Design parameterized_signed_alu, start of the top module:
module parameterized_signed_alu #(parameter in_data_width=16,out_data_width=16,arith_out_data_width=32)(
input signed [in_data_width-1:0]A,B,
input clk,rst,
input [3:0]alu_fn,
output shift_flag,arith_flag,logic_flag,cmp_flag,carry_out,
output [out_data_width-1:0]shift_out,logic_out,cmp_out,
output signed[arith_out_data_width-1:0] arith_out
);
wire arith_enable,shift_enable,logic_enable,cmp_enable;
arith_unit dut0(
.A(A),
.B(B),
.clk(clk),
.rst(rst),
.arith_enable(arith_enable),
.alu_fn(alu_fn[1:0]),
.carry_out(carry_out),
.arith_flag(arith_flag),
.arith_out(arith_out)
);
logic_unit dut1(
.A(A),
.B(B),
.clk(clk),
.rst(rst),
.logic_enable(logic_enable),
.alu_fn(alu_fn[1:0]),
.logic_flag(logic_flag),
.logic_out(logic_out)
);
cmp_unit   dut2(
.A(A),
.B(B),
.clk(clk),
.rst(rst),
.cmp_enable(cmp_enable),
.alu_fn(alu_fn[1:0]),
.cmp_flag(cmp_flag),
.cmp_out(cmp_out)
);
shift_unit dut3(
.A(A),
.B(B),
.clk(clk),
.rst(rst),
.shift_enable(shift_enable),
.alu_fn(alu_fn[1:0]),
.shift_flag(shift_flag),
.shift_out(shift_out)
);
decoder dut4(
.alu_fn(alu_fn[3:2]),
  ...
Size in the first run: ~5,900 cells after synthesis, ~70 flip-flops, roughly 43,000 µm² of cells after synthesis.
clock: 116.0 ns
lec_check: 0
abc_area: 0
cap_margin: 35
cell_pad_in_sites_detail_placement: 0
core_margin: 2
core_utilization: 63
cts_cluster_diameter: 27
max_routing_layer: met4
slew_margin: 40
run.sh (not shown) runs the stock make flow with config.mk's settings and CLKGATE_MAP_FILE=.
The starting point ran to the end with no violations.
Edit:
- ABC_AREA: 0 -> unset
- CAP_MARGIN: 35 -> 20
- CELL_PAD_IN_SITES_DETAIL_PLACEMENT: 0 -> unset
- CORE_UTILIZATION: 63 -> 58
- CTS_CLUSTER_DIAMETER: 27 -> unset
- SLEW_MARGIN: 40 -> 20
- TNS_END_PERCENT: unset -> 5
- clock period: 116.0 -> 72.6 ns (I/O delays scaled with it)
With this change the flow finished but failed the layout checks on setup timing.
Global-route usage is higher by 8.4 points.
Non-clock buffer count went up by 1976.
Cell count came out higher by 30%.
Worst hold slack degrades by 8.6 ns.
Cell area increases by 40%.
Clock-buffer cell count climbs by 1.
Critical path depth is higher by 18.
Edit:
- ABC_AREA: unset -> 1
- CORE_UTILIZATION: 58 -> 72
- MAX_ROUTING_LAYER: met4 -> unset
- TNS_END_PERCENT: 5 -> unset
- clock period: 72.6 -> 99.8 ns (I/O delays scaled with it)
The new run completed without violations.
Design area drops by 29%.
Setup slack gains 10 ns.
Die size shrinks by 20%.
Non-clock buffer count goes down by 1941.
Via count is lower by 23%.
Utilization drops by 9.6 points.
Hold slack gets better by 5.5 ns.
Area after synthesis falls by 0.82%.

========
trial 5:
Starting RTL as in the previous note.
clock: 80.2 ns
lec_check: 0
cap_margin: 20
core_margin: 2
core_utilization: 70
hold_slack_margin: -0.1
max_routing_layer: met4
place_density: 0.62
slew_margin: 20
Trial 5 did not finish; the tool stopped in 5_1_grt with error GRT-0232.
## Diff of input files: build 65 against trial 5
- a deleted PLACE_DENSITY that had been 0.62
- a change of CORE_UTILIZATION from 70 to 40
- a deleted MAX_ROUTING_LAYER that had been met4
- a deleted HOLD_SLACK_MARGIN that had been -0.1
- a change of the clock period (ns, I/O delays scaled along) from 80.2 to 85.0
==> results <==
Build 65 was carried through to the last stage, and its layout satisfied the timing, DRC and antenna checks.
Diff build 65..trial 5 | chip area from the yosys synthesis statistics | unchanged
~same area share of fa/ha/maj cells after synthesis in trial 5 and build 65
Looking only at total die size, and setting everything else aside, the higher value of trial 5 and build 65 goes to build 65.
Cell area after synthesis of build 65 is on par with trial 5.
Sort trial 5 and build 65 by number of setup buffers added after CTS desc -> top: trial 5
